Setup of alpha:
## cordic_sin_cos
module cordic_sin_cos
(
    input clk,
    input reset_n,
    input i_call,
    input [31:0] i_data,
    output o_done,
    output [31:0] o_cos,
    output [31:0] o_sin
);
cordic_sin_cos_core u_sin_cos (
    .clk     ( clk ),
    .reset_n ( reset_n ),
    .i_call  ( i_call ),
    .i_data  ( i_data ),
    .o_done  ( o_done ),
    .o_cos   ( o_cos ),
    .o_sin   ( o_sin )
);
endmodule
Size: ~4500 cells after synthesis, about 170 flip-flops, about 100 I/O pins, about 0.029 mm2 of cells after synthesis.
make LEC_CHECK=0 ABC_AREA=1 CAP_MARGIN=5 CELL_PAD_IN_SITES_DETAIL_PLACEMENT=2 CORE_ASPECT_RATIO=0.68 CORE_MARGIN=9 CORE_UTILIZATION=51 CTS_CLUSTER_SIZE=88 GPL_ROUTABILITY_DRIVEN=0 GPL_TIMING_DRIVEN=1 HOLD_SLACK_MARGIN=0.03 PLACE_DENSITY_LB_ADDON=0.11 SETUP_SLACK_MARGIN=-2.0 SLEW_MARGIN=20 TNS_END_PERCENT=45 finish   # period 44.2 ns
run.sh (not shown) runs the stock make flow with config.mk's settings and CLKGATE_MAP_FILE=.
FAIL alpha @ detailed placement (3_5_place_dp): tool exited with error
Relative to alpha, the following input files were edited for beta:
# alpha
export LEC_CHECK = 0
export ABC_AREA = 1
export CAP_MARGIN = 5
export CELL_PAD_IN_SITES_DETAIL_PLACEMENT = 2
export CORE_ASPECT_RATIO = 0.68
export CORE_MARGIN = 9
export CORE_UTILIZATION = 51
export CTS_CLUSTER_SIZE = 88
export GPL_ROUTABILITY_DRIVEN = 0
export GPL_TIMING_DRIVEN = 1
export HOLD_SLACK_MARGIN = 0.03
export PLACE_DENSITY_LB_ADDON = 0.11
export SETUP_SLACK_MARGIN = -2.0
export SLEW_MARGIN = 20
export TNS_END_PERCENT = 45
create_clock -name core_clock -period 44.2 [get_ports {clk}]
# beta
export LEC_CHECK = 0
export CAP_MARGIN = 20
export CORE_MARGIN = 2
export CORE_UTILIZATION = 22
export SLEW_MARGIN = 20
create_clock -name core_clock -period 37.0 [get_ports {clk}]
## What came out
No stage failed in beta, and the final checks on the layout all came back clean. In beta relative to alpha, die area had gone up by more than 100%. Lower number of unique standard cell types used by synthesis was reported by alpha, not beta. beta ends up with lower synthesized cell count than alpha does. beta has post-synthesis instance area below what alpha had.
Relative to beta, the following input files were edited for gamma:
# beta
export LEC_CHECK = 0
export CAP_MARGIN = 20
export CORE_MARGIN = 2
export CORE_UTILIZATION = 22
export SLEW_MARGIN = 20
create_clock -name core_clock -period 37.0 [get_ports {clk}]
# gamma
export LEC_CHECK = 0
export ABC_AREA = 1
export CAP_MARGIN = 20
export CORE_MARGIN = 2
export CORE_UTILIZATION = 71
export CTS_CLUSTER_DIAMETER = 369
export CTS_CLUSTER_SIZE = 95
export PLACE_DENSITY = 0.38
export SLEW_MARGIN = 20
create_clock -name core_clock -period 12.8 [get_ports {clk}]
--- outcome ---
- In summary, beta completed successfully, with a layout that passed the timing, DRC and antenna checks.
- Seen in the log of gamma: GRT-0232 during global routing (5_1_grt), after which the run never completed.
- Mean area per synthesized cell | gamma below beta
- The run showing the smaller number of placed instances, taps included is gamma.
- The die used by gamma is smaller than the one used by beta.
- Against beta, gamma reports a floorplan utilization that is higher.
- gamma vs beta: number of buffers inserted to repair setup after CTS up
- Summary of gamma over beta: compound-gate portion of the synthesized area shows a reduction of 16 points; synthesized cell count rose by 614; combined area of all synthesized cells went up by 0.84%.
- Overall die height, gamma and beta: larger value in beta
- Re post-placement worst setup slack: gamma is 10.55 ns down on beta.
Changes in delta relative to gamma:
# gamma
export LEC_CHECK = 0
export ABC_AREA = 1
export CAP_MARGIN = 20
export CORE_MARGIN = 2
export CORE_UTILIZATION = 71
export CTS_CLUSTER_DIAMETER = 369
export CTS_CLUSTER_SIZE = 95
export PLACE_DENSITY = 0.38
export SLEW_MARGIN = 20
create_clock -name core_clock -period 12.8 [get_ports {clk}]
# delta
export LEC_CHECK = 0
export ABC_AREA = 1
export CAP_MARGIN = 20
export CORE_MARGIN = 2
export CORE_UTILIZATION = 70
export CTS_CLUSTER_DIAMETER = 375
export CTS_CLUSTER_SIZE = 100
export PLACE_DENSITY = 0.39
export SLEW_MARGIN = 20
create_clock -name core_clock -period 21.6 [get_ports {clk}]
[summary]
gamma failed in global routing (5_1_grt) with GRT-0232.
Layout checks on delta: not met. Flow itself completed; violations: setup timing.
As far as count of state elements after synthesis goes, delta and gamma are indistinguishable; the numbers are identical.
Re chip width: gamma and delta aren't equal, and the lower value belongs to gamma.
The number of instances resized during post-cts repair reported for delta is smaller than that of gamma by 277.
Changes in epsilon relative to delta:
# delta
export LEC_CHECK = 0
export ABC_AREA = 1
export CAP_MARGIN = 20
export CORE_MARGIN = 2
export CORE_UTILIZATION = 70
export CTS_CLUSTER_DIAMETER = 375
export CTS_CLUSTER_SIZE = 100
export PLACE_DENSITY = 0.39
export SLEW_MARGIN = 20
create_clock -name core_clock -period 21.6 [get_ports {clk}]
# epsilon
export LEC_CHECK = 0
export CAP_MARGIN = 20
export CORE_MARGIN = 2
export CORE_UTILIZATION = 65
export MAX_ROUTING_LAYER = met4
export SLEW_MARGIN = 20
create_clock -name core_clock -period 23.3 [get_ports {clk}]
### Flow results
- Run status, epsilon: aborted in global routing (5_1_grt), error ODB-0269
- The flow completed for delta, but it is not clean: the layout still shows setup timing.
- | synthesized cell count | epsilon vs delta | 14% lower |
- epsilon ends up with a area fraction in compound gates that is 16 points higher than in delta.
- Between delta and epsilon, setup slack after placement decreased.
- Comparing cell count in the Yosys report for delta and epsilon, the bigger number came from delta.
- For the xor and xnor fraction of the mapped netlist area, epsilon came in 3.3 points higher than delta did.
- Summary of epsilon over delta: yosys-reported design area after synthesis shrank by 240 um2; synthesized area shrank by 0.84%; arithmetic-cell share of the synthesized area counting full adders, half adders and majority gates grew by 0.18 points; number of cells upsized or downsized after cts grew by 205.
- Prevailing logic family in the synthesized netlist: simple AND/OR/NAND/NOR gates -> delta, AND-OR/OR-AND gates -> epsilon
- epsilon vs. delta: number of nets in the synthesized netlist went down by 13%.
- Share of synthesized area occupied by flip-flops and latches: epsilon vs delta — no meaningful difference
